$ cat design/flow/run.sh
#!/bin/bash
# the make line also repeats each setting of config.mk as NAME=value (left out here)
make -C /OpenROAD-flow-scripts/flow DESIGN_CONFIG=/design/flow/config.mk WORK_HOME=/design/flow/orfs CLKGATE_MAP_FILE= finish
$ cat design/flow/config.mk
export PLATFORM = sky130hd
export DESIGN_NAME = Cordic
export DESIGN_NICKNAME = Cordic
export VERILOG_FILES = /design/flow/design.v
export SDC_FILE = /design/flow/constraint.sdc
export NUM_CORES = 4
export LEC_CHECK = 0
export ABC_AREA = 1
export CAP_MARGIN = 35
export CORE_MARGIN = 7
export CORE_UTILIZATION = 40
export CTS_CLUSTER_DIAMETER = 230
export SLEW_MARGIN = 0
$ cat design/flow/constraint.sdc
create_clock -name core_clock -period 5.07 [get_ports {clk}]
set_input_delay 1.0140 -clock core_clock [delete_from_list [all_inputs] [get_ports {clk}]]
set_output_delay 1.0140 -clock core_clock [all_outputs]
set_load 0.01 [all_outputs]
$ cat design/flow/design.v
`timescale 1ns / 1ps
module CordicMachine(
	input clk,
	input [12:0] x_0,
	input [12:0] y_0,
	input [12:0] z_0,
	input [31:0] stage,
	output reg [12:0] x_N,
	output reg [12:0] y_N,
	output reg [12:0] z_N
);
	reg [12:0] arctan [12:0];
	initial begin
	arctan[0] = 13'b0101101000000;
	arctan[1] = 13'b0011010100100;
	arctan[2] = 13'b0001110000010;
	arctan[3] = 13'b0000111001000;
	arctan[4] = 13'b0000011100100;
	arctan[5] = 13'b0000001110010;
	arctan[6] = 13'b0000000111001;
	arctan[7] = 13'b0000000011100;
	arctan[8] = 13'b0000000001110;
	arctan[9] = 13'b0000000000111;
	arctan[10] = 13'b0000000000011;
	arctan[11] = 13'b0000000000001;
	arctan[12] = 13'b0000000000000;
	end
	wire signed [12:0] x_s = x_0;
	wire signed [12:0] y_s = y_0;
	wire [12:0] x_sh = x_s >>> stage;
	wire [12:0] y_sh = y_s >>> stage;
	always @(posedge clk) begin
		if (stage != 10) begin
			x_N <= z_0[12] ? x_0 + y_sh : x_0 - y_sh;
			y_N <= z_0[12] ? y_0 - x_sh : y_0 + x_sh;
			z_N <= z_0[12] ? z_0 + arctan[stage] : z_0 - arctan[stage];
		end
	end
endmodule
`timescale 1ns / 1ps
module Cordic(
	input clk, 
	input [12:0] x_0,
	input [12:0] y_0,
	input [12:0] z_0,
	output [12:0] x_N,
	output [12:0] y_N,
	output [12:0] z_N
);
	wire [12:0] x0, y0, z0;
	wire [12:0] x1, y1, z1;
	wire [12:0] x2, y2, z2;
	wire [12:0] x3, y3, z3;
	wire [12:0] x4, y4, z4;
	wire [12:0] x5, y5, z5;
	wire [12:0] x6, y6, z6;
	wire [12:0] x7, y7, z7;
	wire [12:0] x8, y8, z8;
	wire [12:0] x9, y9, z9;
	CordicMachine C1 (.clk(clk), .x_0(x_0), .y_0(y_0), .z_0(z_0), .stage(0), .x_N(x0), .y_N(y0), .z_N(z0));
	CordicMachine C2 (.clk(clk), .x_0(x0), .y_0(y0), .z_0(z0), .stage(1), .x_N(x1), .y_N(y1), .z_N(z1));
	CordicMachine C3 (.clk(clk), .x_0(x1), .y_0(y1), .z_0(z1), .stage(2), .x_N(x2), .y_N(y2), .z_N(z2));
	CordicMachine C4 (.clk(clk), .x_0(x2), .y_0(y2), .z_0(z2), .stage(3), .x_N(x3), .y_N(y3), .z_N(z3));
	CordicMachine C5 (.clk(clk), .x_0(x3), .y_0(y3), .z_0(z3), .stage(4), .x_N(x4), .y_N(y4), .z_N(z4));
	CordicMachine C6 (.clk(clk), .x_0(x4), .y_0(y4), .z_0(z4), .stage(5), .x_N(x5), .y_N(y5), .z_N(z5));
	CordicMachine C7 (.clk(clk), .x_0(x5), .y_0(y5), .z_0(z5), .stage(6), .x_N(x6), .y_N(y6), .z_N(z6));
	CordicMachine C8 (.clk(clk), .x_0(x6), .y_0(y6), .z_0(z6), .stage(7), .x_N(x7), .y_N(y7), .z_N(z7));
	CordicMachine C9 (.clk(clk), .x_0(x7), .y_0(y7), .z_0(z7), .stage(8), .x_N(x8), .y_N(y8), .z_N(z8));
	CordicMachine C10 (.clk(clk), .x_0(x8), .y_0(y8), .z_0(z8), .stage(9), .x_N(x9), .y_N(y9), .z_N(z9));
	assign x_N = x9;
	assign y_N = y9;
	assign z_N = z9;
endmodule
==> run summary, run 1 <==
run results: FP Core Util=about two fifths, class of the worst hold path=reg2reg, slowest CP cell=clkinv_1, clk slew on worst S/H paths=~0.060 ns, most used cell along the critical path=nand2_1, total CTS buffers=47, drt total wl=~69,000 um, Post-CTS Setup Inserts=0, Post-synth seq share=27.0%, DRC viols=0, area of the mapped netlist=between 20,000 and 30,000 um^2, number of placed I/O pins=approximately 79, Slew Limit Fails=0, Antenna diodes=0, Crit Path Class=reg2reg, Reg-to-Reg Start=C1.z_N[12], CP top delay family=buffers and inverters, via count=25,100, CTS max path bufs=3, Final Skew=0.0199 ns, H-tree depth=2, Port Buf Inserts=around 80, Nets at Floorplan=~4,500, root buffer cell=clkbuf_16, f_max=0.305 GHz, Basic Gates by Area=between 20 and 25%, largest net degree at the start of global routing=29, Logic family by area=simple AND/OR/NAND/NOR gates, Required @ worst endpoint=5.55 ns, first drt pass iteration count=5, status=finished clean, Mux area share=0.0695%, measured slew at the worst slew-check pin=0.807 ns, drt initial violations=around 1,200, Post-Syn Instances=roughly 4,000, synth warn=1, Area growth syn-to-layout=11.8%, die area=79,700 um^2, Synth Register Bits=389, Die H=282 um, cycle use final=64.8%, RSZ-0062 raised after global routing=no, Nets=4,550, Setup crit end=C2.x_N[9], hold path cells=0, row count=98, syn_area_per_cell=7.19 um^2, wire length of the first global-routing pass=around 110,000 um, fin cells=5,091, worst-case hold path end point=C5.z_N[1], endpoints failing setup=0, maxcap violations=0, area reported by Yosys stat=between 20,000 and 30,000 um^2, XOR/XNOR Fraction of Synth Area=between 10% and 20%, CP Data Arrival Time=~3.8 ns, initial antenna violation count=0, Fin Setup TNS=0 ns, number of enable flip-flop cells=0, Detailed Place HPWL=around 57,000 um, top cells by count=nand2_1 (916), inv_1 (543), dfxtp_1 (389), Synth cell types=43, synth top area cells=dfxtp_1 (27%), ha_1 (16%), nand2_1 (12%), critical-path cell list=clkinv_1 > nand2_1 > o21ai_0 > xor2_1 > ha_1 > nand2_1 > nor2_1 > nand2_1 > nand3_1 > a21oi_1 > inv_1 > nand2_1 > nand2_1, CTS tree=done, clock latency (worst-skew pair)=about 0.6 ns, Final min period=between 3 and 4 ns, asr flop ratio synth=0%, Hold Path Origin=C4.z_N[1], placed cell count=5,004, core region area=between 70,000 and 80,000 um^2, Crit. Startpoint=C1.z_N[12], All-Layer GR Usage=around 17%, vias in the first global route=24,300, Yosys Instances=approximately 4,000, top cell type's share of synthesized area=27.0%, Compound Share, Synth=between 10% and 20%, setup slack, reg-to-reg=roughly 1.8 ns, critical path depth in cells=13, detailed-route wire length per cell=approximately 14 um, Yosys top cell by instances=nand2_1, Crit Path Max Fanout=24, Log Warnings=just under 60, Setup crit start kind=flop, Worst R2R Path Depth=13, worst r2r dst=C2.x_N[9], cell type with the largest total area=dfxtp_1, GRT Residual Overflow=0, post-route ant nets=0, CP endpoint kind=flop, dominant register cell=dfxtp_1, Via density=between 4 and 5, cts repair resizes=0, endpoints failing hold=0, # fillers=~7,400, Hold Buf Count CTS=0, relative max-transition margin=between 40 and 50%, GPL Wtd Cong=between 0.9 and 1, adder-cell area share of the yosys netlist=18.5%, Die Wd=roughly 280 um, clk sinks=about 390, slowest stage delay, CP=around 0.77 ns, Critical path buffers and inverters=2
==> stage by stage <==
| stage | util [%] | setup WS (ns) | cell area [um^2] | hold WS (ns) |
|---|---|---|---|---|
| 3_3_place_gp | 42.8 | 1.80 | 30600 | 0.310 |
| 3_5_place_dp | 42.8 | 1.80 | 30600 | 0.312 |
| 4_1_cts | 45.1 | 1.79 | 32200 | 0.317 |
| 2_1_floorplan | - | 2.69 | 28800 | 0.310 |
| 5_1_grt | 45.1 | 1.39 | 32200 | 0.331 |
| 6_report | 45.1 | 1.79 | 32200 | 0.320 |
==> layout make-up <==
cell class / count / area (um^2) / share of cell area (%)
multi-input cells: 3036 / 18700 / 58.2
flip-flops and latches: 389 / 7790 / 24.2
inverters: 549 / 2060 / 6.40
clock buffers: 63 / 1350 / 4.18
well taps: 950 / 1190 / 3.69
repair buffers: 80 / 796 / 2.47
clock inverters: 24 / 279 / 0.867
==> per-layer routing <==
metal	part of all wire, %	GRT usage (%)	vias up
li1	-	-	13300
met1	44	20.5	11300
met2	49	31.4	448
met3	4.2	2.33	111
met4	2.6	5.10	0
met5	0	0	-
==> run 2, diff against run 1 <==
- CAP_MARGIN: 35 -> 0
- CELL_PAD_IN_SITES_DETAIL_PLACEMENT: default -> 0
- CORE_ASPECT_RATIO: default -> 1.16
- CORE_MARGIN: 7 -> 2
- CORE_UTILIZATION: 40 -> 72
- CTS_CLUSTER_DIAMETER: 230 -> 353
- CTS_CLUSTER_SIZE: default -> 79
- HOLD_SLACK_MARGIN: default -> 0.3
- MIN_ROUTING_LAYER: default -> met1
- PLACE_DENSITY_LB_ADDON: default -> 0.01
- SLEW_MARGIN: 0 -> 20
- clock period: 5.07 -> 2.18 ns (I/O delays scaled with it)
==> run 2 against run 1 <==
  * The run now fails in global routing (5_1_grt)
  * Area after synthesis is the same
  * Synthesized cell count is the same
  * Die size shrank 48%
==> run summary, run 2 <==
yosys + openroad results -> CTS max path bufs=3 (unchanged), Detailed Place HPWL=60,500 um (+6.3%), Logic family by area=simple AND/OR/NAND/NOR gates, Port Buf Inserts=78 (unchanged), area reported by Yosys stat=28,800 um^2 (unchanged), synth top area cells=dfxtp_1 (27%), ha_1 (16%), nand2_1 (12%), dominant register cell=dfxtp_1, status=aborted with a tool error, number of placed I/O pins=79 (unchanged), clk sinks=389 (unchanged), core region area=39,300 um^2 (-45%), number of enable flip-flop cells=0 (unchanged), asr flop ratio synth=0% (unchanged), Nets at Floorplan=4,454 (unchanged), cell type with the largest total area=dfxtp_1, Die Wd=190 um (-33%), Synth Register Bits=389 (unchanged), area of the mapped netlist=28,800 um^2 (unchanged), GPL Wtd Cong=0.989 (+9.8%), syn_area_per_cell=7.19 um^2 (unchanged), die area=41,600 um^2 (-48%), Yosys top cell by instances=nand2_1, top cell type's share of synthesized area=27.0% (unchanged), Failed at=global routing (5_1_grt), total CTS buffers=8 (-83%), Post-synth seq share=27.0% (unchanged), row count=78 (-20%), H-tree depth=1 (-1), Post-Syn Instances=4,007 (unchanged), Synth cell types=43 (unchanged), adder-cell area share of the yosys netlist=18.5% (unchanged), XOR/XNOR Fraction of Synth Area=10.8% (unchanged), Yosys Instances=4,007 (unchanged), root buffer cell=clkbuf_16, Mux area share=0.0695% (unchanged), synth warn=1 (unchanged), FP Core Util=73.2% (+33 points), top cells by count=nand2_1 (916), inv_1 (543), dfxtp_1 (389), error msg=[ERROR DPL-0038] Utilization greater than 100%, impossible to legalize, Basic Gates by Area=24.0% (unchanged), Compound Share, Synth=11.7% (unchanged), Die H=219 um (-22%)
==> run 2: per-stage QoR <==
stage | setup WS [ns] | instances | cell area [um^2] | TNS, ns
detailed placement | -0.303 | 4950 | 32900 | -10.71
floorplan | 0.00265 | 4007 | 28800 | 0
CTS | -0.0349 | 4993 | 34700 | -0.211
global placement | -0.290 | 4950 | 32900 | -6.37
==> run 2: repair_timing <==
action,CTS
gates resized,325
endpoints found under the hold margin,6
hold buffers,6
gates cloned,0
endpoints found under the setup margin,118
setup buffers,27
pin swaps,102
==> run 3, diff against run 2 <==
- ABC_AREA: 1 -> default
- CAP_MARGIN: 0 -> 25
- CELL_PAD_IN_SITES_DETAIL_PLACEMENT: 0 -> default
- CELL_PAD_IN_SITES_GLOBAL_PLACEMENT: default -> 1
- CORE_ASPECT_RATIO: 1.16 -> 0.63
- CORE_MARGIN: 2 -> 5
- CORE_UTILIZATION: 72 -> 40
- CTS_CLUSTER_DIAMETER: 353 -> 107
- CTS_CLUSTER_SIZE: 79 -> default
- GPL_ROUTABILITY_DRIVEN: default -> 0
- GPL_TIMING_DRIVEN: default -> 0
- HOLD_SLACK_MARGIN: 0.3 -> default
- MIN_ROUTING_LAYER: met1 -> default
- PLACE_DENSITY_LB_ADDON: 0.01 -> default
- clock period: 2.18 -> 3.2 ns (I/O delays scaled with it)
==> run 3 against run 2 <==
  * Now clean on timing, DRC and antenna
  * Area after synthesis decreased by 10%
  * Synthesized cell count decreased by 28%
  * Die size increased by 68%
==> run summary, run 3 <==
run results: cell type with the largest total area=dfxtp_1, Required @ worst endpoint=3.66 ns, core region area=64,400 um^2 (+64%), Setup crit end=C3.x_N[11], CTS tree=done, Final Skew=0.0142 ns, XOR/XNOR Fraction of Synth Area=13.4% (+2.6 points), f_max=around 0.32 GHz, Crit Path Max Fanout=10, Post-Syn Instances=2,875 (-28%), clk sinks=389 (unchanged), Area growth syn-to-layout=14.4%, hold path cells=0, Fin Setup TNS=0 ns, Basic Gates by Area=12.5% (-12 points), worst slack at placement=-0.606 ns (-0.303 ns), Critical path buffers and inverters=2, root buffer cell=clkbuf_16, clk slew on worst S/H paths=around 0.07 ns, Port Buf Inserts=78 (unchanged), measured slew at the worst slew-check pin=about 0.6 ns, Compound Share, Synth=17.9% (+6.3 points), Detailed Place HPWL=52,900 um (-13%), Log Warnings=59, Setup crit start kind=flop, asr flop ratio synth=0% (unchanged), clock latency (worst-skew pair)=~0.57 ns, RSZ-0062 raised after global routing=yes, Nets=~3,500, CP top delay family=AND-OR/OR-AND gates, cycle use final=between 90% and 100%, row count=74 (-5.1%), critical-path cell list=clkbuf_4 > clkbuf_4 > mux2_2 > ha_1 > a21oi_2 > o211ai_1 > a31oi_2 > nor2b_1 > o21a_1 > o41a_1 > xor2_1, total CTS buffers=42 (+34), area reported by Yosys stat=25,900 um^2 (-10%), Yosys Instances=2,875 (-28%), endpoints failing setup=0, Logic family by area=adder cells, drt initial violations=between 1,000 and 1,500, status=finished clean, Hold Path Origin=C8.z_N[0], H-tree depth=2 (+1), Die H=212 um (-3.4%), first drt pass iteration count=7, CTS max path bufs=3 (unchanged), top cell type's share of synthesized area=30.1% (+3.1 points), Hold Buf Count CTS=0 (-6), detailed-route wire length per cell=16.8 um, All-Layer GR Usage=about a fifth, wire length of the first global-routing pass=approximately 100,000 um, slowest stage delay, CP=around 0.42 ns, Worst R2R Path Depth=11, drt total wl=65,800 um, relative max-transition margin=between 50 and 60%, Synth cell types=79 (+84%), slowest CP cell=dfxtp_4, Mux area share=1.62% (+1.6 points), Via density=5.15, worst-case hold path end point=C9.z_N[0], largest net degree at the start of global routing=18, critical path depth in cells=11, Final WS setup=~0.11 ns, Nets at Floorplan=3,322 (-25%), die area=70,000 um^2 (+68%), worst r2r dst=C3.x_N[11], most used cell along the critical path=clkbuf_4, dominant register cell=dfxtp_1, dpl cell area=27,800 um^2 (-16%), Crit. Startpoint=C2.z_N[12], CP Data Arrival Time=3.55 ns, Yosys top cell by instances=dfxtp_1, area of the mapped netlist=25,900 um^2 (-10%), Crit Path Class=reg2reg, endpoints failing hold=0, DRC viols=0, top cells by count=dfxtp_1 (389), ha_1 (376), xnor2_1 (274), synth top area cells=dfxtp_1 (30%), ha_1 (18%), xnor2_1 (9.3%), number of placed I/O pins=79 (unchanged), synth warn=1 (unchanged), number of enable flip-flop cells=0 (unchanged), class of the worst hold path=reg2reg, Final min period=roughly 3.1 ns, FP Core Util=40.2% (-33 points), adder-cell area share of the yosys netlist=20.6% (+2.1 points), Post-synth seq share=30.1% (+3.1 points), Synth Register Bits=389 (unchanged), setup slack, reg-to-reg=0.11 ns, Slew Limit Fails=0, maxcap violations=0, GRT Residual Overflow=0, final instance area=slightly below 30,000 um^2, vias in the first global route=18,900, initial antenna violation count=3, post-route ant nets=0, CP endpoint kind=flop, Reg-to-Reg Start=C2.z_N[12], syn_area_per_cell=9.00 um^2 (+25%), via count=20,100, Die Wd=330 um (+74%)
-- run 3: what timing repair did --
item                                    CTS  global route
setup buffers                             2             7
cloned                                    0             0
resized                                  34            68
endpoints found under the setup margin   81            39
pin swaps                                 1             5
-- run 3: cell type report --
type / instances / area, um^2
Fill cell: 6272 / 34800
Clock buffer: 51 / 1160
Buffer: 39 / 218
Antenna cell: 1 / 2.50
Clock inverter: 25 / 374
Timing Repair Buffer: 87 / 861
Multi-Input combinational cell: 2225 / 17200
Inverter: 220 / 848
Sequential cell: 389 / 7830
Tap cell: 874 / 1090
-- run 3: layer usage --
| layer | routed length, um | track usage [%] |
|---|---|---|
| met5 | 0 | 0 |
| met4 | 906 | 3.34 |
| met3 | 3250 | 2.74 |
| met2 | 23100 | 23.9 |
| met1 | 38600 | 31.8 |
-- run 3: stage by stage --
stage	hold slack (ns)	instances	utilization, %
6_report	0.326	3911	45.9
5_1_grt	0.333	3911	45.9
4_1_cts	0.326	3903	45.6
3_5_place_dp	0.312	3827	43.1
3_3_place_gp	0.311	3827	43.1
2_1_floorplan	0.310	2875	-
==> run 4, diff against run 3 <==
- CAP_MARGIN: 25 -> 20
- CELL_PAD_IN_SITES_GLOBAL_PLACEMENT: 1 -> default
- CORE_ASPECT_RATIO: 0.63 -> default
- CORE_MARGIN: 5 -> 2
- CORE_UTILIZATION: 40 -> 72
- CTS_CLUSTER_DIAMETER: 107 -> 26
- CTS_CLUSTER_SIZE: default -> 28
- GPL_ROUTABILITY_DRIVEN: 0 -> default
- GPL_TIMING_DRIVEN: 0 -> default
- PLACE_DENSITY_LB_ADDON: default -> 0.24
- SETUP_SLACK_MARGIN: default -> 0.68
- clock period: 3.2 -> 3.36 ns (I/O delays scaled with it)
==> run 4 against run 3 <==
  * The flow now stops in global routing (5_1_grt)
  * Area after synthesis unchanged
  * Die size fell by 46%
  * Synthesized cell count is the same
==> run summary, run 4 <==
yosys + openroad results -> number of enable flip-flop cells=0 (unchanged), dpl cell area=27,300 um^2 (-1.5%), CTS max path bufs=3 (unchanged), Yosys Instances=2,875 (unchanged), GPL Wtd Cong=0.935, area of the mapped netlist=25,900 um^2 (unchanged), Die H=194 um (-8.6%), core region area=35,500 um^2 (-45%), synth warn=1 (unchanged), Basic Gates by Area=12.5% (unchanged), cell type with the largest total area=dfxtp_1, row count=69 (-6.8%), area reported by Yosys stat=25,900 um^2 (unchanged), Synth cell types=79 (unchanged), root buffer cell=clkbuf_16, error msg=[ERROR DPL-0038] Utilization greater than 100%, impossible to legalize, top cells by count=dfxtp_1 (389), ha_1 (376), xnor2_1 (274), Synth Register Bits=389 (unchanged), Logic family by area=adder cells, Port Buf Inserts=78 (unchanged), Yosys top cell by instances=dfxtp_1, Failed at=global routing (5_1_grt), XOR/XNOR Fraction of Synth Area=13.4% (unchanged), Post-synth seq share=30.1% (unchanged), FP Core Util=72.9% (+33 points), Compound Share, Synth=17.9% (unchanged), H-tree depth=3 (+1), Die Wd=194 um (-41%), total CTS buffers=84 (+100%), status=aborted with a tool error, Mux area share=1.62% (unchanged), number of placed I/O pins=79 (unchanged), dominant register cell=dfxtp_1, asr flop ratio synth=0% (unchanged), Detailed Place HPWL=46,300 um (-12%), syn_area_per_cell=9.00 um^2 (unchanged), die area=37,500 um^2 (-46%), Hold Buf Count CTS=0 (unchanged), clk sinks=389 (unchanged), synth top area cells=dfxtp_1 (30%), ha_1 (18%), xnor2_1 (9.3%), Nets at Floorplan=3,322 (unchanged), top cell type's share of synthesized area=30.1% (unchanged), adder-cell area share of the yosys netlist=20.6% (unchanged), Post-Syn Instances=2,875 (unchanged)
==> run 4: timing repair <==
item | 4_1_cts
setup endpoints to repair | 99
cloned | 0
buffers inserted | 77
pin swaps | 97
resized | 258
==> run 4: through the flow <==
step	hold slack, ns	std cells	setup WS, ns
floorplan	0.310	2875	0.645
global placement	0.310	3409	0.0793
detailed placement	0.312	3409	0.0813
CTS	0.321	3642	0.480
==> run 5, diff against run 4 <==
- CORE_UTILIZATION: 72 -> 66
- CTS_CLUSTER_DIAMETER: 26 -> default
- CTS_CLUSTER_SIZE: 28 -> 39
- PLACE_DENSITY_LB_ADDON: 0.24 -> default
- SETUP_SLACK_MARGIN: 0.68 -> -0.17
- clock period: 3.36 -> 2.32 ns (I/O delays scaled with it)
==> run 5 against run 4 <==
  * The flow again stops in global routing (5_1_grt)
  * Synthesized cell count is the same
  * Die size is 8.9% higher
  * Area after synthesis stayed put
==> run summary, run 5 <==
yosys + openroad results -> CTS max path bufs=3 (unchanged), Logic family by area=adder cells, H-tree depth=2 (-1), synth top area cells=dfxtp_1 (30%), ha_1 (18%), xnor2_1 (9.3%), syn_area_per_cell=9.00 um^2 (unchanged), asr flop ratio synth=0% (unchanged), row count=72 (+4.3%), Yosys top cell by instances=dfxtp_1, Post-synth seq share=30.1% (unchanged), Synth Register Bits=389 (unchanged), root buffer cell=clkbuf_16, GPL Wtd Cong=0.924 (-1.2%), All-Layer GR Usage=between 90 and 100%, GRT Residual Overflow=1,508, Nets at Floorplan=3,322 (unchanged), Failed at=global routing (5_1_grt), Post-Syn Instances=2,875 (unchanged), area reported by Yosys stat=25,900 um^2 (unchanged), XOR/XNOR Fraction of Synth Area=13.4% (unchanged), status=aborted with a tool error, synth warn=1 (unchanged), Compound Share, Synth=17.9% (unchanged), adder-cell area share of the yosys netlist=20.6% (unchanged), area of the mapped netlist=25,900 um^2 (unchanged), Synth cell types=79 (unchanged), FP Core Util=67.0% (-6.0 points), Die H=202 um (+4.4%), Mux area share=1.62% (unchanged), number of enable flip-flop cells=0 (unchanged), core region area=38,600 um^2 (+8.9%), Die Wd=202 um (+4.4%), dominant register cell=dfxtp_1, Basic Gates by Area=12.5% (unchanged), error msg=[ERROR GRT-0232] Routing congestion too high. Check the congestion heatmap in the GUI., clk sinks=389 (unchanged), Yosys Instances=2,875 (unchanged), top cells by count=dfxtp_1 (389), ha_1 (376), xnor2_1 (274), number of placed I/O pins=79 (unchanged), Detailed Place HPWL=54,200 um (+17%), top cell type's share of synthesized area=30.1% (unchanged), die area=40,800 um^2 (+8.9%), Port Buf Inserts=78 (unchanged), total CTS buffers=43 (-49%), cell type with the largest total area=dfxtp_1
==> run 5: stage by stage <==
stage	setup slack, ns	setup TNS [ns]	area, um^2	hold slack [ns]	std cells
after CTS	-0.499	-18.60	35800	0.300	4249
after detailed placement	-0.783	-35.33	32500	0.312	4085
after global placement	-0.715	-25.18	32500	0.310	4085
after floorplan	-0.304	-6.53	26400	0.310	2875
==> run 5: what timing repair did <==
item                                    CTS
hold buffers                              0
gates cloned                              0
buffers inserted                         94
gates resized                           306
endpoints found under the setup margin   92
pin swaps                               226
==> run 5: layer usage <==
layer / global-route usage (%) / overflow
met2: 110 / 971
met3: 82.0 / 41
met5: 63.3 / 3
met4: 105 / 460
met1: 88.8 / 33
==> run 6, diff against run 5 <==
- CORE_UTILIZATION: 66 -> 72
- CTS_CLUSTER_DIAMETER: default -> 42
- CTS_CLUSTER_SIZE: 39 -> 24
- PLACE_DENSITY_LB_ADDON: default -> 0.27
- SETUP_SLACK_MARGIN: -0.17 -> default
- clock period: 2.32 -> 3.04 ns (I/O delays scaled with it)
==> run 6 against run 5 <==
  * Now fails the layout checks on negative setup slack
  * Area after synthesis unchanged
  * Synthesized cell count is the same
  * Die size down 8.2%
==> run summary, run 6 <==
run results: number of placed I/O pins=79 (unchanged), endpoints failing hold=0, cycle use final=101%, hold path cells=0, initial antenna violation count=0, Hold Buf Count CTS=0 (unchanged), placed cell count=3,462 (-15%), Die H=194 um (-4.2%), Final WS setup=-0.0229 ns, status=failed layout checks, Die Wd=194 um (-4.2%), Basic Gates by Area=12.5% (unchanged), clock latency (worst-skew pair)=between 0.6 and 0.7 ns, Post-synth seq share=30.1% (unchanged), adder-cell area share of the yosys netlist=20.6% (unchanged), CTS max path bufs=3 (unchanged), Fin Setup TNS=-0.0229 ns, CP Data Arrival Time=between 3 and 4 ns, measured slew at the worst slew-check pin=~0.74 ns, top cell type's share of synthesized area=30.1% (unchanged), clk slew on worst S/H paths=0.07 ns, Critical path buffers and inverters=1, Post-Syn Instances=2,875 (unchanged), synth warn=1 (unchanged), Slew Limit Fails=0, Required @ worst endpoint=about 3.5 ns, Final Skew=about 0.026 ns, clk sinks=389 (unchanged), Mux area share=1.62% (unchanged), class of the worst hold path=reg2reg, worst r2r dst=C10.y_N[9], CP endpoint kind=flop, Logic family by area=adder cells, cell type with the largest total area=dfxtp_1, FP Core Util=72.9% (+6.0 points), Nets=approximately 3,500, wire length of the first global-routing pass=between 100,000 and 150,000 um, f_max=0.326 GHz, Synth Register Bits=389 (unchanged), Final min period=3.06 ns, Crit. Startpoint=C9.x_N[9], vias in the first global route=roughly 22,000, Port Buf Inserts=78 (unchanged), maxcap violations=0, Area growth syn-to-layout=14.7%, first drt pass iteration count=11, Crit Path Max Fanout=4, Crit Path Class=reg2reg, core region area=35,500 um^2 (-8.2%), area of the mapped netlist=25,900 um^2 (unchanged), GRT Residual Overflow=0, critical path depth in cells=11, slowest stage delay, CP=around 0.46 ns, Worst R2R Path Depth=11, Detailed Place HPWL=46,900 um (-13%), relative max-transition margin=49.6%, die area=37,500 um^2 (-8.2%), critical-path cell list=inv_1 > ha_1 > mux2i_2 > ha_1 > nor2b_1 > o21a_1 > o21ai_1 > a21oi_1 > a41oi_1 > nor2b_1 > xnor2_1, post-route ant nets=0, logic area=17,300 um^2, DRC viols=0, root buffer cell=clkbuf_16, Nets at Floorplan=3,322 (unchanged), fin cells=between 3,000 and 4,000, Yosys Instances=2,875 (unchanged), Setup crit start kind=flop, endpoints failing setup=1, total CTS buffers=46 (+7.0%), H-tree depth=2 (unchanged), Reg-to-Reg Start=C9.x_N[9], Via density=~6.2, Setup crit end=C10.y_N[9], XOR/XNOR Fraction of Synth Area=13.4% (unchanged), worst-case hold path end point=C4.z_N[2], largest net degree at the start of global routing=33, number of enable flip-flop cells=0 (unchanged), All-Layer GR Usage=~34%, via count=between 20,000 and 25,000, GPL Wtd Cong=0.940 (+1.7%), Compound Share, Synth=17.9% (unchanged), CP top delay family=AND-OR/OR-AND gates, FF+latch area=roughly 8000 um^2, drt total wl=between 60,000 and 70,000 um, top cells by count=dfxtp_1 (389), ha_1 (376), xnor2_1 (274), CTS tree=done, drt initial violations=about 1,500, Hold Path Origin=C3.z_N[2], slowest CP cell=dfxtp_1, Antenna diodes=0, Synth cell types=79 (unchanged), dominant register cell=dfxtp_1, Yosys top cell by instances=dfxtp_1, syn_area_per_cell=9.00 um^2 (unchanged), Log Warnings=roughly 60, synth top area cells=dfxtp_1 (30%), ha_1 (18%), xnor2_1 (9.3%), area reported by Yosys stat=25,900 um^2 (unchanged), setup slack, reg-to-reg=-0.02 ns, detailed-route wire length per cell=around 19 um, SO Viols=negative setup slack, # fillers=2,018, row count=69 (-4.2%), asr flop ratio synth=0% (unchanged)
==> run 6: final cells by class <==
cell class                      count  area share (%)
Clock buffer                       57            4.22
Timing Repair Buffer              179            5.19
Multi-Input combinational cell   2225            58.3
Inverter                          220            2.82
Sequential cell                   389            26.3
Tap cell                          461            1.94
Clock inverter                     27            1.18
==> run 6: metrics by stage <==
step                area (um^2)  hold slack [ns]  util [%]  setup WS, ns
global placement          27700            0.310      78.1        -0.170
global route              29700            0.330      83.6        -0.201
finish                    29700            0.327      83.6       -0.0229
detailed placement        27700            0.314      78.1        -0.158
CTS                       29400            0.330      82.8       -0.0320
floorplan                 25900            0.310         -         0.140
==> run 6: repair_timing <==
item,4_1_cts,5_1_grt
buffers inserted,0,12
endpoints found under the setup margin,6,30
resized,9,58
pin swaps,0,17
==> run 6: routing by layer <==
| layer | vias up | part of all wire [%] | GRT usage (%) |
|---|---|---|---|
| li1 | 10500 | - | - |
| met1 | 10400 | 38 | 36.8 |
| met2 | 904 | 52 | 64.9 |
| met3 | 271 | 5.6 | 4.59 |
| met4 | 0 | 5.1 | 18.4 |
| met5 | - | 0 | 0 |
==> run 7, diff against run 6 <==
- ABC_AREA: default -> 1
- CTS_CLUSTER_DIAMETER: 42 -> 28
- CTS_CLUSTER_SIZE: 24 -> 45
- HOLD_SLACK_MARGIN: default -> -0.08
- MAX_ROUTING_LAYER: default -> met4
- PLACE_DENSITY_LB_ADDON: 0.27 -> 0.26
- SETUP_SLACK_MARGIN: default -> 0.05
- clock period: 3.04 -> 1.73 ns (I/O delays scaled with it)
==> run 7 against run 6 <==
  * The flow now stops in clock tree synthesis (4_1_cts)
  * Die size is 11% higher
  * Synthesized cell count is 39% higher
  * Area after synthesis rose by 11%
==> run summary, run 7 <==
yosys + openroad results -> status=aborted with a tool error, Failed at=clock tree synthesis (4_1_cts), error msg=[ERROR DPL-0038] Utilization greater than 100%, impossible to legalize, Basic Gates by Area=24.0% (+12 points), cell type with the largest total area=dfxtp_1, core region area=39,600 um^2 (+12%), adder-cell area share of the yosys netlist=18.5% (-2.1 points), Synth Register Bits=389 (unchanged), Post-Syn Instances=4,007 (+39%), dominant register cell=dfxtp_1, placed cell count=5,350 (+55%), synth top area cells=dfxtp_1 (27%), ha_1 (16%), nand2_1 (12%), number of enable flip-flop cells=0 (unchanged), area of the mapped netlist=28,800 um^2 (+11%), GPL Wtd Cong=1.04 (+11%), FP Core Util=72.6% (-0.28 points), Logic family by area=simple AND/OR/NAND/NOR gates, syn_area_per_cell=7.19 um^2 (-20%), Nets at Floorplan=4,454 (+34%), Yosys top cell by instances=nand2_1, Die Wd=204 um (+5.4%), worst slack at placement=-0.981 ns (-0.822 ns), Port Buf Inserts=78 (unchanged), synth warn=1 (unchanged), XOR/XNOR Fraction of Synth Area=10.8% (-2.6 points), Die H=204 um (+5.4%), Yosys Instances=4,007 (+39%), row count=73 (+5.8%), Synth cell types=43 (-46%), top cell type's share of synthesized area=27.0% (-3.1 points), asr flop ratio synth=0% (unchanged), top cells by count=nand2_1 (916), inv_1 (543), dfxtp_1 (389), die area=41,600 um^2 (+11%), area reported by Yosys stat=28,800 um^2 (+11%), number of placed I/O pins=79 (unchanged), Compound Share, Synth=11.7% (-6.3 points), Detailed Place HPWL=107,000 um (+130%), Post-synth seq share=27.0% (-3.1 points), Mux area share=0.0695% (-1.6 points)
-- run 7: through the flow --
stage / utilization (%) / instance area (um^2) / TNS, ns
after floorplan: - / 31600 / -15.53
after global placement: 97.1 / 38500 / -55.63
after detailed placement: 97.1 / 38500 / -109.96
==> run 8, diff against run 7 <==
- ABC_AREA: 1 -> default
- CAP_MARGIN: 20 -> 25
- CELL_PAD_IN_SITES_GLOBAL_PLACEMENT: default -> 0
- CORE_ASPECT_RATIO: default -> 1.71
- CORE_MARGIN: 2 -> 5
- CORE_UTILIZATION: 72 -> 38
- CTS_CLUSTER_DIAMETER: 28 -> 197
- CTS_CLUSTER_SIZE: 45 -> default
- GPL_ROUTABILITY_DRIVEN: default -> 1
- GPL_TIMING_DRIVEN: default -> 0
- HOLD_SLACK_MARGIN: -0.08 -> default
- MAX_ROUTING_LAYER: met4 -> default
- MIN_ROUTING_LAYER: default -> met2
- PLACE_DENSITY_LB_ADDON: 0.26 -> default
- SETUP_SLACK_MARGIN: 0.05 -> default
- clock period: 1.73 -> 3.2 ns (I/O delays scaled with it)
==> run 8 against run 7 <==
  * Die size up 77%
  * Synthesized cell count down 28%
  * The run now finishes clean
  * Area after synthesis down 10%
==> run summary, run 8 <==
run results: Reg-to-Reg Start=C4.z_N[12], XOR/XNOR Fraction of Synth Area=13.4% (+2.6 points), Via density=about 7.2, root buffer cell=clkbuf_16, slowest CP cell=dfxtp_2, Yosys Instances=2,875 (-28%), hold path cells=0, Critical path buffers and inverters=2, Crit Path Max Fanout=10, asr flop ratio synth=0% (unchanged), Detailed Place HPWL=51,800 um (-51%), die area=73,600 um^2 (+77%), Die Wd=210 um (+2.7%), cycle use final=a little over nine tenths, critical-path cell list=clkbuf_4 > clkinvlp_4 > nand2_1 > xnor2_1 > ha_1 > or2_2 > a41oi_4 > nor2b_1 > o21a_1 > o41a_1 > xor2_1, Nets=3,455, CP Data Arrival Time=approximately 3.6 ns, critical path depth in cells=11, post-route ant nets=0, top cells by count=dfxtp_1 (389), ha_1 (376), xnor2_1 (274), DRC viols=0, Compound Share, Synth=17.9% (+6.3 points), Crit Path Class=reg2reg, Crit. Startpoint=C4.z_N[12], Synth cell types=79 (+84%), measured slew at the worst slew-check pin=between 0.7 and 0.8 ns, first drt pass iteration count=8, class of the worst hold path=reg2reg, Post-Syn Instances=2,875 (-28%), Synth Register Bits=389 (unchanged), All-Layer GR Usage=a little over a quarter, CP top delay family=AND-OR/OR-AND gates, CTS tree=done, initial antenna violation count=0, Global Route met2 Usage=slightly above 40%, detailed-route wire length per cell=16.8 um, area reported by Yosys stat=25,900 um^2 (-10%), Hold Buf Count CTS=0, status=finished clean, f_max=between 0.3 and 0.4 GHz, worst r2r dst=C5.x_N[11], wire length of the first global-routing pass=around 100,000 um, area of the mapped netlist=25,900 um^2 (-10%), Die H=351 um (+72%), adder-cell area share of the yosys netlist=20.6% (+2.1 points), drt initial violations=5,661, relative max-transition margin=49.7%, Area growth syn-to-layout=15.2%, row count=125 (+71%), maxcap violations=0, Hold Path Origin=C8.z_N[0], Required @ worst endpoint=between 3 and 4 ns, synth top area cells=dfxtp_1 (30%), ha_1 (18%), xnor2_1 (9.3%), Nets at Floorplan=3,322 (-25%), # fillers=6,592, dominant register cell=dfxtp_1, most used routing layer in global routing=met2, synth warn=1 (unchanged), via count=between 20,000 and 30,000, RSZ-0062 raised after global routing=no, Worst R2R Path Depth=11, Slew Limit Fails=0, Mux area share=1.62% (+1.6 points), Log Warnings=~60, top cell type's share of synthesized area=30.1% (+3.1 points), met3 Usage GRT=between 20% and 30%, M1 GR Usage=0%, Setup crit start kind=flop, CP endpoint kind=flop, slowest stage delay, CP=between 0.4 and 0.5 ns, FP Core Util=38.2% (-34 points), GPL Wtd Cong=0.950 (-8.5%), Yosys top cell by instances=dfxtp_1, GRT Residual Overflow=0, number of enable flip-flop cells=0 (unchanged), fin cells=between 3,000 and 4,000, Port Buf Inserts=78 (unchanged), clk sinks=389, vias in the first global route=28,400, worst-case hold path end point=C9.z_N[0], setup slack, reg-to-reg=between 0.09 and 0.1 ns, H-tree depth=2, number of placed I/O pins=79 (unchanged), CTS max path bufs=3, Final min period=approximately 3.1 ns, Post-synth seq share=30.1% (+3.1 points), Final WS setup=roughly 0.093 ns, cell type with the largest total area=dfxtp_1, core region area=67,700 um^2 (+71%), Setup crit end=C5.x_N[11], endpoints failing setup=0, endpoints failing hold=0, Fin Setup TNS=0 ns, largest net degree at the start of global routing=16, drt total wl=between 60,000 and 70,000 um, Logic family by area=adder cells, clk slew on worst S/H paths=roughly 0.060 ns, total CTS buffers=40, worst slack at placement=-0.590 ns (+0.391 ns), Basic Gates by Area=12.5% (-12 points), syn_area_per_cell=9.00 um^2 (+25%), Final Skew=approximately 0.021 ns, placed cell count=3,842 (-28%), clock latency (worst-skew pair)=0.60 ns
run 8: final cells by class:
class | instances | area (um^2) | share of cell area (%)
plain buffers | 41 | 245 | 0.823
flip-flops and latches | 389 | 7830 | 26.3
multi-input cells | 2225 | 17500 | 58.7
inverters | 220 | 845 | 2.83
repair buffers | 91 | 876 | 2.94
clock buffers | 52 | 1120 | 3.74
diodes | 1 | 2.50 | 0.00839
clock inverters | 19 | 284 | 0.953
well taps | 889 | 1110 | 3.73
run 8: layer usage:
| layer | up-vias | share of wire, % |
|---|---|---|
| met3 | 875 | 24 |
| met2 | 6880 | 61 |
| li1 | 10300 | - |
| met5 | - | 0.10 |
| met4 | 2 | 15 |
| met1 | 10400 | 0 |
run 8: timing repair:
action / CTS / global route
setup buffers: 6 / 6
pin swaps: 2 / 12
gates resized: 58 / 114
setup endpoints to repair: 98 / 55
gates cloned: 0 / 0
run 8: through the flow:
stage / hold WS (ns) / area, um^2 / util [%]
floorplan: 0.310 / 25900 / -
global placement: 0.311 / 27800 / 41.0
detailed placement: 0.312 / 27800 / 41.0
CTS: 0.326 / 29400 / 43.4
global route: 0.334 / 29800 / 44.0
finish: 0.324 / 29800 / 44.0
==> run 9, diff against run 8 <==
- ABC_AREA: default -> 0
- CAP_MARGIN: 25 -> 5
- CELL_PAD_IN_SITES_GLOBAL_PLACEMENT: 0 -> 1
- CORE_ASPECT_RATIO: 1.71 -> default
- CORE_UTILIZATION: 38 -> 40
- CTS_CLUSTER_DIAMETER: 197 -> 250
- GPL_ROUTABILITY_DRIVEN: 1 -> 0
- GPL_TIMING_DRIVEN: 0 -> default
- HOLD_SLACK_MARGIN: default -> 0.16
- MIN_ROUTING_LAYER: met2 -> default
- SETUP_SLACK_MARGIN: default -> -0.09
- clock period: 3.2 -> 1.85 ns (I/O delays scaled with it)
==> run 9 against run 8 <==
  * The layout now fails its checks (negative setup slack)
  * Highest routed layer is now met4
  * Non-clock buffer count increased by 1052
  * Maximum frequency is 16% higher
  * Clock-buffer cell count grew 14
  * First-iteration DRC count decreased by 87%
  * Critical path type unchanged
  * Clock skew is 0.014 ns higher
  * Largest cell class unchanged
  * Synthesized cell count did not move
  * Core utilization is 22 points higher
==> run summary, run 9 <==
run results: area reported by Yosys stat=25,900 um^2 (unchanged), SO Viols=negative setup slack, Die H=264 um (-25%), detailed-route wire length per cell=15.1 um (-10%), Nets at Floorplan=3,322 (unchanged), Antenna diodes=0 (-1), top cell type's share of synthesized area=30.1% (unchanged), GRT Residual Overflow=0 (unchanged), Via density=4.89 (-32%), relative max-transition margin=64.2% (+15 points), All-Layer GR Usage=20.2% (-6.4 points), class of the worst hold path=in2reg, clock latency (worst-skew pair)=0.61 ns (about the same), Final WS setup=-0.820 ns (-0.912 ns), Port Buf Inserts=78 (unchanged), Synth Register Bits=389 (unchanged), cycle use final=144% (+47 points), measured slew at the worst slew-check pin=0.532 ns (-0.212 ns), # fillers=5,262 (-20%), wire length of the first global-routing pass=120,000 um (+16%), Setup crit start kind=flop, Fin Setup TNS=-83.58 ns (-83.58 ns), Crit Path Class=reg2reg, dominant register cell=dfxtp_1, Required @ worst endpoint=2.37 ns (-1.32 ns), Synth cell types=79 (unchanged), maxcap violations=0 (unchanged), via count=24,300 (-15%), CTS max path bufs=3 (unchanged), CP endpoint kind=flop, critical path depth in cells=11 (unchanged), Post-Syn Instances=2,875 (unchanged), slowest CP cell=or3_4, CP Data Arrival Time=3.19 ns (-0.41 ns), endpoints failing hold=0 (unchanged), Nets=4,514 (+31%), Setup crit end=C7.x_N[12], adder-cell area share of the yosys netlist=20.6% (unchanged), cell type with the largest total area=dfxtp_1, synth top area cells=dfxtp_1 (30%), ha_1 (18%), xnor2_1 (9.3%), initial antenna violation count=1 (+1), Compound Share, Synth=17.9% (unchanged), worst-case hold path end point=C1.z_N[5], DRC viols=0 (unchanged), Worst R2R Path Depth=11 (unchanged), H-tree depth=2 (unchanged), worst r2r dst=C7.x_N[12], asr flop ratio synth=0% (unchanged), Critical path buffers and inverters=1 (-1), XOR/XNOR Fraction of Synth Area=13.4% (unchanged), first drt pass iteration count=5 (-3), CTS tree=done, f_max=0.375 GHz (+16%), CP top delay family=AND-OR/OR-AND gates, clk slew on worst S/H paths=0.05 ns (about the same), Slew Limit Fails=0 (unchanged), die area=69,900 um^2 (-5.1%), synth warn=1 (unchanged), total CTS buffers=47 (+18%), Final min period=2.67 ns (-0.438 ns), clk sinks=389 (unchanged), endpoints failing setup=230 (+230), Yosys Instances=2,875 (unchanged), Basic Gates by Area=12.5% (unchanged), slowest stage delay, CP=0.40 ns (-0.04 ns), drt initial violations=724 (-87%), Logic family by area=adder cells, core region area=64,200 um^2 (-5.2%), Crit. Startpoint=C6.y_N[7], final instance area=42,500 um^2 (+43%), drt total wl=74,800 um (+13%), Hold Path Origin=z_0[5], Die Wd=264 um (+26%), Log Warnings=61 (+3.4%), area of the mapped netlist=25,900 um^2 (unchanged), Final Skew=0.0355 ns (+0.0141 ns), Detailed Place HPWL=57,300 um (+11%), syn_area_per_cell=9.00 um^2 (unchanged), FP Core Util=40.3% (+2.1 points), dpl cell area=36,000 um^2 (+30%), root buffer cell=clkbuf_16, Post-synth seq share=30.1% (unchanged), post-route ant nets=0 (unchanged), top cells by count=dfxtp_1 (389), ha_1 (376), xnor2_1 (274), largest net degree at the start of global routing=24 (+8), setup slack, reg-to-reg=-0.82 ns (-0.91 ns), Area growth syn-to-layout=64.3%, number of placed I/O pins=79 (unchanged), critical-path cell list=inv_2 > ha_4 > mux2_4 > fa_2 > a21o_1 > a21oi_2 > o21a_2 > nor4_4 > or3_4 > a21oi_4 > xnor2_2, number of enable flip-flop cells=0 (unchanged), status=failed layout checks, row count=93 (-26%), Reg-to-Reg Start=C6.y_N[7], Crit Path Max Fanout=2 (-8), Mux area share=1.62% (unchanged), RSZ-0062 raised after global routing=yes, hold path cells=1 (+1), vias in the first global route=25,300 (-11%), Yosys top cell by instances=dfxtp_1
==> run 9: through the flow <==
step	util [%]	instances	hold slack (ns)	setup WS (ns)
detailed placement	56.1	4711	0.313	-1.10
floorplan	-	2875	0.310	-0.772
finish	66.2	4960	0.236	-0.820
global placement	56.1	4711	0.311	-1.07
CTS	61.8	4881	0.197	-0.813
global route	66.2	4960	0.209	-0.906
==> run 9: cell type report <==
class                      count  area [um^2]  area share (%)
inverter                     220          916            2.15
clock buffer                  66         1350            3.17
timing repair buffer        1184         9710            22.8
multi-input combinational   2225        21300            50.1
clock inverter                21          233           0.547
sequential                   389         7920            18.6
tap                          855         1070            2.52
==> run 9: layer usage <==
layer	part of all wire (%)	vias up	track usage, %
li1	-	12500	-
met1	41	11500	23.3
met2	55	202	40.2
met3	2.1	86	2.13
met4	1.6	0	4.17
met5	0	-	0
==> run 9: repair_timing <==
action	CTS	global route
pin swaps	236	352
endpoints found under the setup margin	217	244
endpoints found under the hold margin	0	1
cloned	2	1
setup buffers	86	110
hold buffers	0	1
resized	291	458
==> run 10, diff against run 9 <==
- ABC_AREA: 0 -> default
- CAP_MARGIN: 5 -> 20
- CELL_PAD_IN_SITES_GLOBAL_PLACEMENT: 1 -> default
- CORE_MARGIN: 5 -> 2
- CORE_UTILIZATION: 40 -> 12
- CTS_CLUSTER_DIAMETER: 250 -> default
- GPL_ROUTABILITY_DRIVEN: 0 -> default
- HOLD_SLACK_MARGIN: 0.16 -> default
- SETUP_SLACK_MARGIN: -0.09 -> default
- clock period: 1.85 -> 4.59 ns (I/O delays scaled with it)
==> run 10 against run 9 <==
  * The run now finishes clean
  * Register-to-register slack improved by 2.0 ns
  * Routed wire length decreased by 27%
  * Die size increased to 3.1 times the previous value
  * Clock skew decreased by 0.0095 ns
  * Worst hold slack improved by 0.091 ns
  * First-iteration DRC count increased by 25%
  * Area after synthesis unchanged
  * Non-clock buffer count decreased by 1101
  * Setup slack improved by 2.0 ns
  * Cell area decreased by 27%
  * Largest cell class unchanged
==> run summary, run 10 <==
run results: status=finished clean, Post-Syn Instances=2,875 (unchanged), top cells by count=dfxtp_1 (389), ha_1 (376), xnor2_1 (274), syn_area_per_cell=9.00 um^2 (unchanged), maxcap violations=0 (unchanged), class of the worst hold path=reg2reg, via count=19,400 (-20%), die area=219,000 um^2 (+210%), CTS max path bufs=3 (unchanged), Port Buf Inserts=78 (unchanged), Hold Path Origin=C7.z_N[0], CP endpoint kind=flop, Antenna diodes=0 (unchanged), endpoints failing hold=0 (unchanged), dpl cell area=30,100 um^2 (-16%), hold path cells=0 (-1), cts repair resizes=0 (-100%), Yosys Instances=2,875 (unchanged), logic area=17,100 um^2 (-20%), Crit Path Max Fanout=29 (+27), CP Data Arrival Time=3.92 ns (+0.73 ns), Core Util, Final=14.6% (-52 points), FF+latch area=7790 um^2 (-1.7%), relative max-transition margin=34.7% (-30 points), adder-cell area share of the yosys netlist=20.6% (unchanged), Slew Limit Fails=0 (unchanged), total CTS buffers=38 (-19%), Detailed Place HPWL=43,800 um (-24%), Worst R2R Path Depth=9 (-2), clk sinks=389 (unchanged), slowest stage delay, CP=0.97 ns (+0.57 ns), Setup crit end=C3.z_N[11], endpoints failing setup=0 (-100%), Basic Gates by Area=12.5% (unchanged), most used cell along the critical path=a21oi_2, clock latency (worst-skew pair)=0.56 ns (-0.05 ns), wire length of the first global-routing pass=90,900 um (-24%), Die H=468 um (+77%), Yosys top cell by instances=dfxtp_1, synth warn=1 (unchanged), slowest CP cell=dfxtp_1, Hold Buf Count CTS=0 (unchanged), cycle use final=74.8% (-70 points), Mux area share=1.62% (unchanged), Via density=3.33 (-32%), Synth cell types=79 (unchanged), DRC viols=0 (unchanged), CTS tree=done, f_max=0.291 GHz (-22%), critical path depth in cells=9 (-2), GRT Residual Overflow=0 (unchanged), largest net degree at the start of global routing=37 (+54%), Final min period=3.43 ns (+0.762 ns), Area growth syn-to-layout=20.7%, Die Wd=468 um (+77%), drt total wl=54,800 um (-27%), XOR/XNOR Fraction of Synth Area=13.4% (unchanged), measured slew at the worst slew-check pin=0.978 ns (+0.446 ns), Post-CTS Setup Inserts=0 (-100%), H-tree depth=2 (unchanged), # fillers=24,300 (+360%), cell type with the largest total area=dfxtp_1, number of enable flip-flop cells=0 (unchanged), Crit Path Class=reg2reg, GPL Wtd Cong=0.821, core region area=214,000 um^2 (+230%), row count=170 (+83%), FP Core Util=12.1% (-28 points), Fin Setup TNS=0 ns (+83.58 ns), number of placed I/O pins=79 (unchanged), critical-path cell list=inv_1 > fa_1 > a21o_1 > a21oi_2 > o21ai_1 > a2111o_1 > a31o_1 > a21oi_2 > xnor2_1, Setup crit start kind=flop, root buffer cell=clkbuf_16, Compound Share, Synth=17.9% (unchanged), vias in the first global route=18,800 (-26%), clk slew on worst S/H paths=0.07 ns (+0.02 ns), worst r2r dst=C3.z_N[11], dominant register cell=dfxtp_1, Reg-to-Reg Start=C2.z_N[12], All-Layer GR Usage=4.81% (-15 points), Synth Register Bits=389 (unchanged), final instance area=31,200 um^2 (-27%), Logic family by area=adder cells, Crit. Startpoint=C2.z_N[12], asr flop ratio synth=0% (unchanged), Nets at Floorplan=3,322 (unchanged), CP top delay family=AND-OR/OR-AND gates, RSZ-0062 raised after global routing=no, worst-case hold path end point=C8.z_N[0], synth top area cells=dfxtp_1 (30%), ha_1 (18%), xnor2_1 (9.3%), Critical path buffers and inverters=1 (unchanged), top cell type's share of synthesized area=30.1% (unchanged), initial antenna violation count=0 (-1), first drt pass iteration count=7 (+2), detailed-route wire length per cell=9.41 um (-38%), Required @ worst endpoint=5.08 ns (+2.71 ns), setup slack, reg-to-reg=1.16 ns (+1.98 ns), drt initial violations=904 (+25%), area reported by Yosys stat=25,900 um^2 (unchanged), Nets=3,404 (-25%), post-route ant nets=0 (unchanged), Log Warnings=58 (-4.9%), area of the mapped netlist=25,900 um^2 (unchanged), Post-synth seq share=30.1% (unchanged), Final Skew=0.0261 ns (-0.00945 ns)
==> run 10: stage by stage <==
step	instances	worst slack (ns)	hold slack, ns
2_1_floorplan	2875	1.69	0.310
3_3_place_gp	5755	0.917	0.313
3_5_place_dp	5755	0.925	0.312
4_1_cts	5821	1.20	0.328
5_1_grt	5821	0.865	0.335
6_report	5821	1.16	0.327
==> run 10: cell type report <==
| type | instances | share of cell area [%] |
|---|---|---|
| tap | 2838 | 11.4 |
| clock buffer | 47 | 3.32 |
| sequential | 389 | 24.9 |
| timing repair buffer | 83 | 2.62 |
| clock inverter | 19 | 0.437 |
| inverter | 220 | 2.64 |
| multi-input combinational | 2225 | 54.7 |
==> run 10: routing by layer <==
layer | up-vias | track usage [%] | routed length (um) | share of wire, %
met5 | - | 0 | 0 | 0
met3 | 81 | 0.913 | 2380 | 4.4
li1 | 10300 | - | - | -
met4 | 0 | 0.892 | 868 | 1.6
met2 | 366 | 7.25 | 22000 | 40
met1 | 8673 | 7.07 | 29500 | 54
==> run 11, diff against run 10 <==
- ABC_AREA: default -> 1
- CAP_MARGIN: 20 -> 0
- CORE_ASPECT_RATIO: default -> 1.41
- CORE_UTILIZATION: 12 -> 72
- CTS_CLUSTER_DIAMETER: default -> 374
- CTS_CLUSTER_SIZE: default -> 10
- HOLD_SLACK_MARGIN: default -> 0.3
- PLACE_DENSITY_LB_ADDON: default -> 0.12
- SETUP_SLACK_MARGIN: default -> 0.42
- TNS_END_PERCENT: default -> 5
- clock period: 4.59 -> 1.41 ns (I/O delays scaled with it)
==> run 11 against run 10 <==
  * The run now fails in clock tree synthesis (4_1_cts)
  * Area after synthesis is 11% higher
  * Synthesized cell count rose by 39%
  * Die size shrank 81%
==> run summary, run 11 <==
yosys + openroad results -> Post-synth seq share=27.0% (-3.1 points), asr flop ratio synth=0% (unchanged), Die Wd=172 um (-63%), Yosys top cell by instances=nand2_1, XOR/XNOR Fraction of Synth Area=10.8% (-2.6 points), Port Buf Inserts=78 (unchanged), Basic Gates by Area=24.0% (+12 points), GPL Wtd Cong=1.00 (+22%), top cells by count=nand2_1 (916), inv_1 (543), dfxtp_1 (389), adder-cell area share of the yosys netlist=18.5% (-2.1 points), Mux area share=0.0695% (-1.6 points), Nets at Floorplan=4,454 (+34%), core region area=39,700 um^2 (-81%), area of the mapped netlist=28,800 um^2 (+11%), Logic family by area=simple AND/OR/NAND/NOR gates, cell type with the largest total area=dfxtp_1, Compound Share, Synth=11.7% (-6.3 points), die area=41,600 um^2 (-81%), Yosys Instances=4,007 (+39%), top cell type's share of synthesized area=27.0% (-3.1 points), FP Core Util=72.5% (+60 points), Die H=241 um (-48%), Post-Syn Instances=4,007 (+39%), status=aborted with a tool error, row count=87 (-49%), Detailed Place HPWL=94,700 um (+120%), area reported by Yosys stat=28,800 um^2 (+11%), Synth cell types=43 (-46%), number of enable flip-flop cells=0 (unchanged), synth warn=1 (unchanged), syn_area_per_cell=7.19 um^2 (-20%), error msg=[ERROR DPL-0038] Utilization greater than 100%, impossible to legalize, Failed at=clock tree synthesis (4_1_cts), synth top area cells=dfxtp_1 (27%), ha_1 (16%), nand2_1 (12%), dominant register cell=dfxtp_1, number of placed I/O pins=79 (unchanged), Synth Register Bits=389 (unchanged)
run 11: metrics by stage:
step / instance area (um^2) / util (%) / setup slack [ns] / std cells / hold WS, ns
floorplan: 29400 / - / -0.613 / 4007 / 0.310
global placement: 37100 / 93.3 / -0.918 / 5443 / 0.310
detailed placement: 37100 / 93.3 / -1.18 / 5443 / 0.313
==> run 12, diff against run 11 <==
- ABC_AREA: 1 -> default
- CAP_MARGIN: 0 -> 20
- CORE_ASPECT_RATIO: 1.41 -> default
- CTS_CLUSTER_DIAMETER: 374 -> 26
- CTS_CLUSTER_SIZE: 10 -> 28
- HOLD_SLACK_MARGIN: 0.3 -> default
- PLACE_DENSITY_LB_ADDON: 0.12 -> 0.24
- SETUP_SLACK_MARGIN: 0.42 -> 0.68
- TNS_END_PERCENT: 5 -> default
- clock period: 1.41 -> 3.39 ns (I/O delays scaled with it)
==> run 12 against run 11 <==
  * The flow stops in global routing (5_1_grt)
  * Synthesized cell count down 28%
  * Area after synthesis down 10%
  * Die size down 10%
==> run summary, run 12 <==
yosys + openroad results -> syn_area_per_cell=9.00 um^2 (+25%), CTS max path bufs=3, Yosys Instances=2,875 (-28%), dominant register cell=dfxtp_1, root buffer cell=clkbuf_16, Yosys top cell by instances=dfxtp_1, number of enable flip-flop cells=0 (unchanged), synth top area cells=dfxtp_1 (30%), ha_1 (18%), xnor2_1 (9.3%), Compound Share, Synth=17.9% (+6.3 points), Port Buf Inserts=78 (unchanged), asr flop ratio synth=0% (unchanged), GPL Wtd Cong=0.940 (-6.3%), Basic Gates by Area=12.5% (-12 points), status=aborted with a tool error, Failed at=global routing (5_1_grt), clk sinks=around 400, core region area=35,500 um^2 (-11%), Die Wd=194 um (+12%), Synth cell types=79 (+84%), row count=69 (-21%), Hold Buf Count CTS=0, error msg=[ERROR GRT-0232] Routing congestion too high. Check the congestion heatmap in the GUI., adder-cell area share of the yosys netlist=20.6% (+2.1 points), die area=37,500 um^2 (-10%), Synth Register Bits=389 (unchanged), FP Core Util=72.9% (+0.45 points), top cell type's share of synthesized area=30.1% (+3.1 points), Post-Syn Instances=2,875 (-28%), Nets at Floorplan=3,322 (-25%), Logic family by area=adder cells, All-Layer GR Usage=111%, area of the mapped netlist=25,900 um^2 (-10%), cell type with the largest total area=dfxtp_1, H-tree depth=3, total CTS buffers=91, area reported by Yosys stat=25,900 um^2 (-10%), Mux area share=1.62% (+1.6 points), XOR/XNOR Fraction of Synth Area=13.4% (+2.6 points), dpl cell area=27,300 um^2 (-26%), Detailed Place HPWL=46,300 um (-51%), number of placed I/O pins=79 (unchanged), GRT Residual Overflow=roughly 5,400, synth warn=1 (unchanged), Post-synth seq share=30.1% (+3.1 points), Die H=194 um (-20%), top cells by count=dfxtp_1 (389), ha_1 (376), xnor2_1 (274)
## run 12: timing repair
| action | in CTS |
|---|---|
| resized | 221 |
| gates cloned | 0 |
| pin swaps | 80 |
| setup endpoints to repair | 101 |
| setup buffers | 67 |
## run 12: through the flow
| stage | instances | worst slack (ns) | hold slack, ns | util [%] |
|---|---|---|---|---|
| after floorplan | 2875 | 0.675 | 0.310 | - |
| after global placement | 3403 | 0.101 | 0.310 | 77.0 |
| after detailed placement | 3403 | 0.0800 | 0.312 | 77.0 |
| after CTS | 3638 | 0.544 | 0.325 | 89.7 |
## run 12: routing by layer
| metal | GRT overflow | GRT usage, % |
|---|---|---|
| met1 | 41 | 93.4 |
| met5 | 5 | 37.2 |
| met4 | 857 | 120 |
| met3 | 56 | 80.3 |
| met2 | 4412 | 157 |
==> run 13, diff against run 12 <==
- CORE_UTILIZATION: 72 -> 68
- CTS_CLUSTER_DIAMETER: 26 -> 379
- CTS_CLUSTER_SIZE: 28 -> default
- PLACE_DENSITY_LB_ADDON: 0.24 -> default
- SETUP_SLACK_MARGIN: 0.68 -> -0.22
- clock period: 3.39 -> 2.13 ns (I/O delays scaled with it)
==> run 13 against run 12 <==
  * The run fails in clock tree synthesis (4_1_cts)
  * Synthesized cell count is the same
  * Die size grew 5.8%
  * Area after synthesis is the same
==> run summary, run 13 <==
yosys + openroad results -> placed cell count=4,205 (+24%), cell type with the largest total area=dfxtp_1, die area=39,600 um^2 (+5.8%), Detailed Place HPWL=62,200 um (+34%), adder-cell area share of the yosys netlist=20.6% (unchanged), Synth cell types=79 (unchanged), Die H=199 um (+2.8%), Post-synth seq share=30.1% (unchanged), Compound Share, Synth=17.9% (unchanged), Basic Gates by Area=12.5% (unchanged), synth warn=1 (unchanged), area of the mapped netlist=25,900 um^2 (unchanged), core region area=37,600 um^2 (+5.9%), dominant register cell=dfxtp_1, number of placed I/O pins=79 (unchanged), status=aborted with a tool error, XOR/XNOR Fraction of Synth Area=13.4% (unchanged), Mux area share=1.62% (unchanged), FP Core Util=68.9% (-4.1 points), Port Buf Inserts=78 (unchanged), Logic family by area=adder cells, error msg=[ERROR DPL-0038] Utilization greater than 100%, impossible to legalize, synth top area cells=dfxtp_1 (30%), ha_1 (18%), xnor2_1 (9.3%), Yosys Instances=2,875 (unchanged), top cell type's share of synthesized area=30.1% (unchanged), number of enable flip-flop cells=0 (unchanged), area reported by Yosys stat=25,900 um^2 (unchanged), Failed at=clock tree synthesis (4_1_cts), asr flop ratio synth=0% (unchanged), top cells by count=dfxtp_1 (389), ha_1 (376), xnor2_1 (274), Synth Register Bits=389 (unchanged), GPL Wtd Cong=0.916 (-2.6%), syn_area_per_cell=9.00 um^2 (unchanged), row count=71 (+2.9%), Post-Syn Instances=2,875 (unchanged), Die Wd=199 um (+2.8%), Nets at Floorplan=3,322 (unchanged), Yosys top cell by instances=dfxtp_1
-- run 13: through the flow --
step	util, %	instance area (um^2)	TNS [ns]	setup slack, ns
2_1_floorplan	-	26500	-19.98	-0.492
3_5_place_dp	89.3	33500	-71.15	-0.952
3_3_place_gp	89.3	33500	-50.19	-0.870
